== run K ==
## lab1
module lab1 #
(
	parameter WIDTHIN = 16,		 
	parameter WIDTHOUT = 32,	 
	parameter [WIDTHIN-1:0] A0 = 16'b01_00000000000000,  
	parameter [WIDTHIN-1:0] A1 = 16'b01_00000000000000,  
	parameter [WIDTHIN-1:0] A2 = 16'b00_10000000000000,  
	parameter [WIDTHIN-1:0] A3 = 16'b00_00101010101010,  
	parameter [WIDTHIN-1:0] A4 = 16'b00_00001010101010,  
	parameter [WIDTHIN-1:0] A5 = 16'b00_00000010001000   
)
(
	input clk,
	input reset,	
	input i_valid,
	input i_ready,
	output o_valid,
	output o_ready,
	input [WIDTHIN-1:0] i_x,
	output [WIDTHOUT-1:0] o_y
);
logic [WIDTHIN-1:0] x;	 
logic [WIDTHOUT-1:0] y_Q;	 
logic valid_Q1;		 
logic valid_Q2;		 
logic valid_Q3;
logic valid_Q4;
logic valid_Q5;
logic valid_Q6;
logic valid_Q7;
logic [WIDTHOUT-1:0] ans;	
logic enable;
logic [WIDTHOUT-1:0] m0_out;  
logic [31:0] m0_res; 
logic [WIDTHOUT-1:0] a0_out;  
logic [WIDTHOUT-1:0] m1_out;  
logic [47:0] m1_res;
logic [WIDTHOUT-1:0] a1_out;  
logic [WIDTHOUT-1:0] m2_out;  
logic [47:0] m2_res; 
logic [WIDTHOUT-1:0] a2_out;  
logic [WIDTHOUT-1:0] m3_out;  
logic [47:0] m3_res;
logic [WIDTHOUT-1:0] a3_out;  
logic [WIDTHOUT-1:0] m4_out;  
logic [47:0] m4_res;
logic [WIDTHOUT-1:0] a4_out;  
logic [WIDTHOUT-1:0] y_D;
logic [15:0] A5_reg;
logic [31:0] A4_reg;
logic [31:0] A3_reg;
logic [31:0] A2_reg;
logic [31:0] A1_reg;
logic [31:0] A0_reg;
logic [WIDTHIN-1:0] x1;
logic [WIDTHIN-1:0] x2;
logic [WIDTHIN-1:0] x3;
logic [WIDTHIN-1:0] x4;
logic [WIDTHOUT-1:0] F1;
logic [WIDTHOUT-1:0] F2;
logic [WIDTHOUT-1:0] F3;
logic [WIDTHOUT-1:0] F4;
always_comb begin
		m0_res = A5_reg * x;
		m0_out = {3'b000, m0_res [31:3]};
		a0_out = m0_out + A4_reg;
		m1_res = F4 * x4;
		m1_out = m1_res[45:14];
		a1_out = m1_out + A3_reg;
		m2_res = F3 * x3;
		m2_out = m2_res[45:14];
		a2_out = m2_out + A2_reg;
		m3_res = F2 * x2;
		m3_out = m3_res[45:14];
		a3_out = m3_out + A1_reg;
		m4_res = F1 * x1;
		m4_out = m4_res[45:14];
		a4_out = m4_out + A0_reg ;
		enable = i_ready;
end
  ...
Size: ~6900 cells after synthesis, about 230 flip-flops, roughly 54 I/O pins.
clock: 4.72 ns
lec_check: 0
cap_margin: 20
core_margin: 2
core_utilization: 72
cts_cluster_diameter: 213
setup_slack_margin: -0.46
slew_margin: 20
run.sh (not shown) runs the stock make flow with config.mk's settings and CLKGATE_MAP_FILE=.
In run K the implementation completed, yet the final layout does not meet the checks, the culprit being negative setup slack.
--- input diff run K..run B ---
--- a/flow/config.mk
+++ b/flow/config.mk
@@ -7,7 +7,9 @@
 export LEC_CHECK = 0
-export CAP_MARGIN = 20
+export CAP_MARGIN = 10
 export CORE_MARGIN = 2
 export CORE_UTILIZATION = 72
-export CTS_CLUSTER_DIAMETER = 213
-export SETUP_SLACK_MARGIN = -0.46
-export SLEW_MARGIN = 20
+export CTS_CLUSTER_DIAMETER = 79
+export CTS_CLUSTER_SIZE = 25
+export MAX_ROUTING_LAYER = met4
+export SETUP_SLACK_MARGIN = -0.47
+export SLEW_MARGIN = 40
==> flow/constraint.sdc <==
create_clock -name core_clock -period 6.55 [get_ports {clk}]
set_input_delay 1.3100 -clock core_clock [delete_from_list [all_inputs] [get_ports {clk}]]
set_output_delay 1.3100 -clock core_clock [all_outputs]
set_load 0.01 [all_outputs]
Findings:
Status for run K and run B: no clean run. In run B the implementation ran to completion but is not tape-out ready, as the final checks report negative setup slack. Final layout net count, run K and run B: larger value in run K. Taking run K as the reference, in run B via count moved down; number of gates on the worst path with buffers counted moved up. Clock skew, run K and run B: larger value in run B. Run B vs run K — total clock buffers created by CTS dropped 10. On final RePlAce weighted congestion, the higher figure sits with run B, not run K. Sort run K and run B by setup slack, ascending, and run K comes first.
